==> run B: inputs <==
## cpu_8bit
module cpu_8bit (
    input wire clk,
    input wire reset,
    input wire [7:0] data_in,
    output wire [7:0] data_out,
    output wire [7:0] address,
    output wire mem_write
);
Settings: LEC_CHECK=0, ABC_AREA=1, CAP_MARGIN=10, CELL_PAD_IN_SITES_DETAIL_PLACEMENT=1, CELL_PAD_IN_SITES_GLOBAL_PLACEMENT=3, CORE_ASPECT_RATIO=1.32, CORE_MARGIN=2, CORE_UTILIZATION=20, CTS_CLUSTER_DIAMETER=75, CTS_CLUSTER_SIZE=89, GPL_TIMING_DRIVEN=0, HOLD_SLACK_MARGIN=-0.09, MIN_ROUTING_LAYER=met1, PLACE_DENSITY_LB_ADDON=0.02, SETUP_SLACK_MARGIN=0.56, SLEW_MARGIN=20; clock period 3.21 ns.
run.sh (not shown) runs the stock make flow with config.mk's settings and CLKGATE_MAP_FILE=.
==> run C: changes against run B <==
Settings changed: CELL_PAD_IN_SITES_DETAIL_PLACEMENT 1 to not set, CELL_PAD_IN_SITES_GLOBAL_PLACEMENT 3 to not set, CORE_ASPECT_RATIO 1.32 to not set, CTS_CLUSTER_SIZE 89 to 16, GPL_TIMING_DRIVEN 0 to 1, HOLD_SLACK_MARGIN -0.09 to not set, MIN_ROUTING_LAYER met1 to met2, PLACE_DENSITY_LB_ADDON 0.02 to not set, SETUP_SLACK_MARGIN 0.56 to -0.25.
==> run D: changes against run B <==
Settings changed: ABC_AREA 1 to not set, CAP_MARGIN 10 to 20, CELL_PAD_IN_SITES_DETAIL_PLACEMENT 1 to not set, CELL_PAD_IN_SITES_GLOBAL_PLACEMENT 3 to not set, CORE_ASPECT_RATIO 1.32 to not set, CORE_UTILIZATION 20 to 40, CTS_CLUSTER_DIAMETER 75 to not set, CTS_CLUSTER_SIZE 89 to not set, GPL_TIMING_DRIVEN 0 to not set, HOLD_SLACK_MARGIN -0.09 to not set, MIN_ROUTING_LAYER met1 to not set, PLACE_DENSITY_LB_ADDON 0.02 to not set, SETUP_SLACK_MARGIN 0.56 to not set.
==> flow/constraint.sdc (replaced) <==
create_clock -name core_clock -period 2.02 [get_ports {clk}]
set_input_delay 0.4040 -clock core_clock [delete_from_list [all_inputs] [get_ports {clk}]]
set_output_delay 0.4040 -clock core_clock [all_outputs]
set_load 0.01 [all_outputs]
==> qor summary <==
quantity	run C	run B	run D
Run status	complete, no violations	complete, no violations	complete, but fails checks
Violated checks	-	-	setup timing
Type of the worst setup path	reg -> out	reg -> out	reg -> reg
Sequential Power Share	0.274	0.268	0.232
Final std cells w/o fill	611	616	481
WP depth	5	6	9
Latest clock arrival within the worst-skew pair	0.29 ns	0.29 ns	0.30 ns
Ys cells	397	397	299
Crit share post-route	0.928	0.782	1.13
GRT Util Overall	0.169	0.146	0.218
Area added between synthesis and finish	24.9%	29.2%	38.2%
Share of total power in the clock network	0.186	0.139	0.085
Hold Crit Endpoint	dp.mdr[0]$_DFFE_PP0P_	dp.mdr[6]$_DFFE_PP0P_	dp.mdr[0]$_DFFE_PP0P_
Beginning of the worst register-to-register path	dp.instruction[7]$_DFFE_PP0P_	dp.instruction[6]$_DFFE_PP0P_	dp.instruction[6]$_DFFE_PP0P_
Worst min-delay path startpoint	dp.mdr[0]$_DFFE_PP0P_	dp.mdr[6]$_DFFE_PP0P_	dp.mdr[0]$_DFFE_PP0P_
Fin util	0.252	0.263	0.575
Met3 track demand over resource	0.232	0.0169	0.0382
Count of inserted tapcells	180	178	96
Fraction of the mapped netlist area in simple logic gates	0.350	0.350	0.209
Core box area	13700 um2	13600 um2	6870 um2
Total number of vias	3828	2677	2551
Drt wl/cell	13.1 um	16.5 um	16.5 um
Final HPWL from detailed placement	5970 um	8000 um	5840 um
Chip area	14800 um2	14800 um2	7840 um2

* * *

==> job 2687: inputs <==
cpu_8bit again, from the RTL that the note above started with.
clock: 2.02 ns
lec_check: 0
abc_area: 1
cap_margin: 0
core_margin: 2
core_utilization: 71
cts_cluster_diameter: 251
cts_cluster_size: 32
setup_slack_margin: -0.17
slew_margin: 20
==> job 3582 (differences from job 2687) <==
--- a/flow/config.mk
+++ b/flow/config.mk
@@ -10,6 +10,4 @@
 export CORE_MARGIN = 2
-export CORE_UTILIZATION = 71
-export CTS_CLUSTER_DIAMETER = 251
-export CTS_CLUSTER_SIZE = 32
-export SETUP_SLACK_MARGIN = -0.17
+export CORE_UTILIZATION = 72
+export PLACE_DENSITY = 0.8
 export SLEW_MARGIN = 20
==> flow/constraint.sdc (replaced) <==
create_clock -name core_clock -period 2.71 [get_ports {clk}]
set_input_delay 0.5420 -clock core_clock [delete_from_list [all_inputs] [get_ports {clk}]]
set_output_delay 0.5420 -clock core_clock [all_outputs]
set_load 0.01 [all_outputs]
==> job 7161 (differences from job 2687) <==
==> flow/config.mk (replaced) <==
export PLATFORM = sky130hd
export DESIGN_NAME = cpu_8bit
export DESIGN_NICKNAME = cpu_8bit
export VERILOG_FILES = /design/flow/design.v
export SDC_FILE = /design/flow/constraint.sdc
export NUM_CORES = 4
export LEC_CHECK = 0
export CAP_MARGIN = 20
export CORE_MARGIN = 2
export CORE_UTILIZATION = 72
export CTS_CLUSTER_DIAMETER = 35
export SETUP_SLACK_MARGIN = 0.42
export SLEW_MARGIN = 20
==> flow/constraint.sdc (replaced) <==
create_clock -name core_clock -period 2.7 [get_ports {clk}]
set_input_delay 0.5400 -clock core_clock [delete_from_list [all_inputs] [get_ports {clk}]]
set_output_delay 0.5400 -clock core_clock [all_outputs]
set_load 0.01 [all_outputs]
==> summary.txt <==
run results: error msg=[ERROR DPL-0038] Utilization greater than 100%, impossible to legalize, Stop stage=global routing (5_1_grt), Root Driver=clkbuf_8, Synth Cell Area=~2800 um2, top cells by area=dfrtp_1 (36%), nand2_1 (15%), nand3_1 (7.0%), starting density of the core=roughly three quarters, yosys stat area=2774 um2, xor+xnor area frac=~2.8%, sequential-to-total area share from yosys stat=between 30% and 40%, setup bufs post-CTS=9, PostCTS Resize Cnt=33, H-tree depth=2, DP Wirelength=about 5.8 mm, status=aborted with a tool error, Die H=66.51 um, syn nets=419, Post-synth top cells=nand2_1 (112), inv_1 (50), nor2_1 (43), dfrtp_1 (40), nand3_1 (39), aoi/oai-family share of the synthesized area=between 10% and 20%
The numbers above come from job 2687.

==> summary.txt <==
run results: error msg=[ERROR DPL-0038] Utilization greater than 100%, impossible to legalize, DP Wirelength=6.156 mm, xor+xnor area frac=under 10%, Synth Cell Area=2859 um2, Post-synth top cells=dfrtp_1 (40), nand2_1 (24), a21oi_1 (22), mux2_2 (22), nor2_1 (21), starting density of the core=76.37%, Syn. warnings=2, Stop stage=clock tree synthesis (4_1_cts), yosys stat area=2859 um2, Die H=roughly 67 um, syn nets=approximately 320, top cells by area=dfrtp_1 (35%), mux2_2 (8.7%), ha_1 (4.8%), status=aborted with a tool error, sequential-to-total area share from yosys stat=about a third
The numbers above come from job 7161.

==> summary.txt <==
impl run done, here's what came out: aoi/oai-family share of the synthesized area=a little over a tenth, final setup vio count=1, PostCTS Resize Cnt=0, H-tree depth=2, Die H=66.07 um, worst setup margin=-0.04193 ns, Root Driver=clkbuf_8, xor+xnor area frac=under 10%, sequential-to-total area share from yosys stat=about 36%, top cells by area=dfrtp_1 (36%), nand2_1 (15%), nand3_1 (7.0%), yosys stat area=2774 um2, status=complete, but fails checks, Synth Cell Area=2774 um2, Violated Checks=setup timing
The numbers above come from job 3582.


* * *

==> job 7447: inputs <==
==> flow/design.v <==
module control_unit (
    input wire clk,
    input wire reset,
    input wire [3:0] opcode,
    input wire zero_flag,
    input wire carry_flag,
    output reg pc_inc,
    output reg pc_load,
    output reg ir_load,
    output reg acc_load,
    output reg mar_load,
    output reg mdr_load,
    output reg addr_sel,
    output reg mem_write
);
    localparam [2:0] 
        FETCH     = 3'b000,
        DECODE    = 3'b001,
        EXECUTE   = 3'b010,
        MEM_READ  = 3'b011,
        MEM_WRITE = 3'b100;
    reg [2:0] current_state, next_state;
    always @(posedge clk or posedge reset) begin
        if (reset)
            current_state <= FETCH;
        else
            current_state <= next_state;
    end
    always @(*) begin
        next_state = current_state;  
        case (current_state)
            FETCH: next_state = DECODE;
            DECODE: next_state = EXECUTE;
            EXECUTE: begin
                case (opcode)
                    4'b0001, 4'b0010, 4'b0011: next_state = MEM_READ;  
                    4'b0100: next_state = MEM_READ;   
                    4'b0101: next_state = MEM_WRITE;  
                    4'b1001: next_state = FETCH;      
                    4'b1010: next_state = FETCH;      
                    4'b1011: next_state = FETCH;      
                    default: next_state = FETCH;
                endcase
            end
            MEM_READ: next_state = FETCH;
            MEM_WRITE: next_state = FETCH;
            default: next_state = FETCH;
        endcase
    end
always @(*) begin
    pc_inc = 1'b0;
    pc_load = 1'b0;
    ir_load = 1'b0;
    acc_load = 1'b0;
    mar_load = 1'b0;
    mdr_load = 1'b0;
    addr_sel = 1'b0;
    mem_write = 1'b0;
    case (current_state)
        FETCH: begin
            pc_inc = 1'b1;
            ir_load = 1'b1;
        end
        DECODE: begin
            mar_load = 1'b1;
        end
        EXECUTE: begin
            case (opcode)
                4'b0101: begin   
                    mdr_load = 1'b1;
                end
                4'b0110: begin   
                    acc_load = 1'b1;
                end
                4'b0111: begin   
                    acc_load = 1'b1;
                end
                4'b1000: begin   
                    acc_load = 1'b1;
                end
                4'b1001: begin   
                    pc_load = 1'b1;
                end
                4'b1010: begin   
                    pc_load = zero_flag;
                end
                4'b1011: begin   
                    pc_load = carry_flag;
                end
                default: begin   
                end
            endcase
        end
        MEM_READ: begin   
            addr_sel = 1'b1;
            acc_load = 1'b1;
        end
        MEM_WRITE: begin
            addr_sel = 1'b1;
            mem_write = 1'b1;
        end
    endcase
end
endmodule
module datapath (
    input wire clk,
    input wire reset,
    input wire [7:0] data_in,
    input wire pc_inc,
    input wire pc_load,
    input wire ir_load,
    input wire acc_load,
    input wire mar_load,
    input wire mdr_load,
    input wire addr_sel,
    output reg [7:0] instruction,
    output reg [3:0] opcode,
    output reg [3:0] operand,
    output reg [7:0] alu_result,
    output reg zero_flag,
    output reg carry_flag,
    output reg [7:0] data_out,
    output reg [7:0] address
);
    reg [7:0] pc;         
    reg [7:0] acc;        
    reg [7:0] mar;        
    reg [7:0] mdr;        
    reg       carry;      
    reg [8:0] alu_temp;   
    always @(posedge clk or posedge reset) begin
        if (reset)
            instruction <= 8'b0;
        else if (ir_load)
            instruction <= data_in;
    end
    always @(*) begin
        opcode = instruction[7:4];
        operand = instruction[3:0];
    end
    always @(posedge clk or posedge reset) begin
        if (reset)
            pc <= 8'b0;
        else if (pc_load)
            pc <= {4'b0, operand};   
        else if (pc_inc)
            pc <= pc + 1;            
    end
    always @(posedge clk or posedge reset) begin
        if (reset) begin
            acc <= 8'b0;
            carry <= 1'b0;
        end else if (acc_load) begin
            acc <= alu_result;
            carry <= alu_temp[8];
        end
    end
    always @(posedge clk or posedge reset) begin
        if (reset)
            mar <= 8'b0;
        else if (mar_load)
            mar <= {4'b0, operand};  
    end
    always @(posedge clk or posedge reset) begin
        if (reset)
            mdr <= 8'b0;
        else if (mdr_load)
            mdr <= acc;  
    end
    always @(*) begin
        alu_temp = 9'b0;
        case (opcode)
            4'b0001: alu_temp = {1'b0, acc} + {1'b0, data_in};  
            4'b0010: alu_temp = {1'b0, acc} - {1'b0, data_in};  
            4'b0011: alu_temp = acc & data_in;                  
            4'b0100: alu_temp = data_in;                        
            4'b0110: alu_temp = ~{1'b0, acc};                   
            4'b0111: alu_temp = {acc, 1'b0};                    
            4'b1000: alu_temp = {1'b0, acc[7:1]};               
            default: alu_temp = {1'b0, acc};
        endcase
        alu_result = alu_temp[7:0];
        carry_flag = carry;
        zero_flag = (acc == 8'b0);
    end
    always @(*) begin
        data_out = mdr;
        address = (addr_sel) ? mar : pc;
    end
endmodule
module cpu_8bit (
    input wire clk,
    input wire reset,
    input wire [7:0] data_in,
    output wire [7:0] data_out,
    output wire [7:0] address,
    output wire mem_write
);
    wire [7:0] instruction;
    wire [3:0] opcode;
    wire [3:0] operand;
    wire [7:0] alu_result;
    wire zero_flag;
    wire carry_flag;
    wire pc_inc;
    wire pc_load;
    wire ir_load;
    wire acc_load;
    wire mar_load;
    wire mdr_load;
    wire addr_sel;
    control_unit ctrl (
        .clk(clk),
        .reset(reset),
        .opcode(opcode),
        .zero_flag(zero_flag),
        .carry_flag(carry_flag),
        .pc_inc(pc_inc),
        .pc_load(pc_load),
        .ir_load(ir_load),
        .acc_load(acc_load),
        .mar_load(mar_load),
        .mdr_load(mdr_load),
        .addr_sel(addr_sel),
        .mem_write(mem_write)
    );
    datapath dp (
        .clk(clk),
        .reset(reset),
        .data_in(data_in),
        .pc_inc(pc_inc),
        .pc_load(pc_load),
        .ir_load(ir_load),
        .acc_load(acc_load),
        .mar_load(mar_load),
        .mdr_load(mdr_load),
        .addr_sel(addr_sel),
        .instruction(instruction),
        .opcode(opcode),
        .operand(operand),
        .alu_result(alu_result),
        .zero_flag(zero_flag),
        .carry_flag(carry_flag),
        .data_out(data_out),
        .address(address)
    );
endmodule
==> flow/run.sh <==
#!/bin/bash
# the make line also repeats each setting of config.mk as NAME=value (left out here)
make -C /OpenROAD-flow-scripts/flow DESIGN_CONFIG=/design/flow/config.mk WORK_HOME=/design/flow/orfs CLKGATE_MAP_FILE= finish
==> flow/config.mk <==
export PLATFORM = sky130hd
export DESIGN_NAME = cpu_8bit
export DESIGN_NICKNAME = cpu_8bit
export VERILOG_FILES = /design/flow/design.v
export SDC_FILE = /design/flow/constraint.sdc
export NUM_CORES = 4
export LEC_CHECK = 0
export ABC_AREA = 1
export CAP_MARGIN = 20
export CORE_MARGIN = 2
export CORE_UTILIZATION = 65
export CTS_CLUSTER_SIZE = 16
export GPL_TIMING_DRIVEN = 1
export MIN_ROUTING_LAYER = met1
export SETUP_SLACK_MARGIN = -0.25
export SLEW_MARGIN = 20
==> flow/constraint.sdc <==
create_clock -name core_clock -period 2.49 [get_ports {clk}]
set_input_delay 0.4980 -clock core_clock [delete_from_list [all_inputs] [get_ports {clk}]]
set_output_delay 0.4980 -clock core_clock [all_outputs]
set_load 0.01 [all_outputs]
==> job 2985 (differences from job 7447) <==
Settings changed: ABC_AREA 1 to default, CORE_UTILIZATION 65 to 72, CTS_CLUSTER_SIZE 16 to default, GPL_TIMING_DRIVEN 1 to default, MIN_ROUTING_LAYER met1 to default, PLACE_DENSITY from default to 0.65, SETUP_SLACK_MARGIN -0.25 to default.
==> flow/constraint.sdc (replaced) <==
create_clock -name core_clock -period 3.33 [get_ports {clk}]
set_input_delay 0.6660 -clock core_clock [delete_from_list [all_inputs] [get_ports {clk}]]
set_output_delay 0.6660 -clock core_clock [all_outputs]
set_load 0.01 [all_outputs]
==> notes <==
Job 7447 completed and failed the layout checks on setup timing. Job 2985 ran to the end with no violations. Worst setup slack: job 2985 is higher than job 7447 (0.52 ns). Against job 7447, the critical path depth of job 2985 is higher by 4. Sequential share of layout area: job 2985 is higher than job 7447 (1.2 points). Of job 2985 and job 7447, job 7447 has the higher first-iteration DRC count (gap about 20%, measured against job 7447). Combinational power: job 2985 is lower than job 7447 (about 27%). Of job 7447 and job 2985, job 2985 has the higher utilization (gap 3.5 points). Hold slack: job 2985 is better than job 7447 (0.016 ns). Between job 2985 and job 7447, the lower clock power is in job 2985 (gap about 30%, measured against job 7447). Of job 7447 and job 2985, job 7447 has the higher non-clock buffer count (gap 11). Between job 7447 and job 2985, the lower synthesized area is in job 7447 (gap 3.0%, measured against job 2985).
==> figures <==
Status: job 2985 finished clean; job 7447 failed layout checks
Violated checks: job 2985 -; job 7447 setup timing
Number of global-route vias before repair: job 2985 2,527; job 7447 2,660
Flop2flop setup slack: job 2985 0.61 ns; job 7447 0.02 ns
Filler cell count in the final layout: job 2985 187; job 7447 262
Endpoint of the worst setup timing path: job 2985 dp.carry; job 7447 address[3]
Number of cell instances after yosys synthesis: job 2985 299; job 7447 397
GP Congestion: job 2985 0.9487; job 7447 0.9523
P_comb: job 2985 1.93 mW; job 7447 2.65 mW
Final cell count without fillers: job 2985 380; job 7447 501
Global-route wire length before repair: job 2985 12.45 mm; job 7447 12.17 mm
Seq group: job 2985 952 uW; job 7447 1.21 mW
Met2 Usage GRT: job 2985 0.5903; job 7447 0.5064
Wire length on met1: job 2985 3.021 mm; job 7447 3.214 mm
Vias after detailed routing: job 2985 2,608; job 7447 2,910
Avg Cell Area, Syn: job 2985 9.562 sq um; job 7447 6.987 sq um
Dominant cell type by count on the critical path: job 2985 a21o_1; job 7447 o21ai_1
Sw Pwr: job 2985 1.488 mW; job 7447 2.093 mW
Fa+ha+maj area frac: job 2985 0.05514; job 7447 0.05683
Post-synth mux share: job 2985 0.1007; job 7447 0.01218
Routed length on met3: job 2985 756 um; job 7447 689 um
Overall chip area: job 2985 4491 sq um; job 7447 4806 sq um
Worst reg2reg path endpoint: job 2985 dp.carry; job 7447 dp.acc[2]
Power figures rest on the tool's default switching activity, not on a simulated workload.
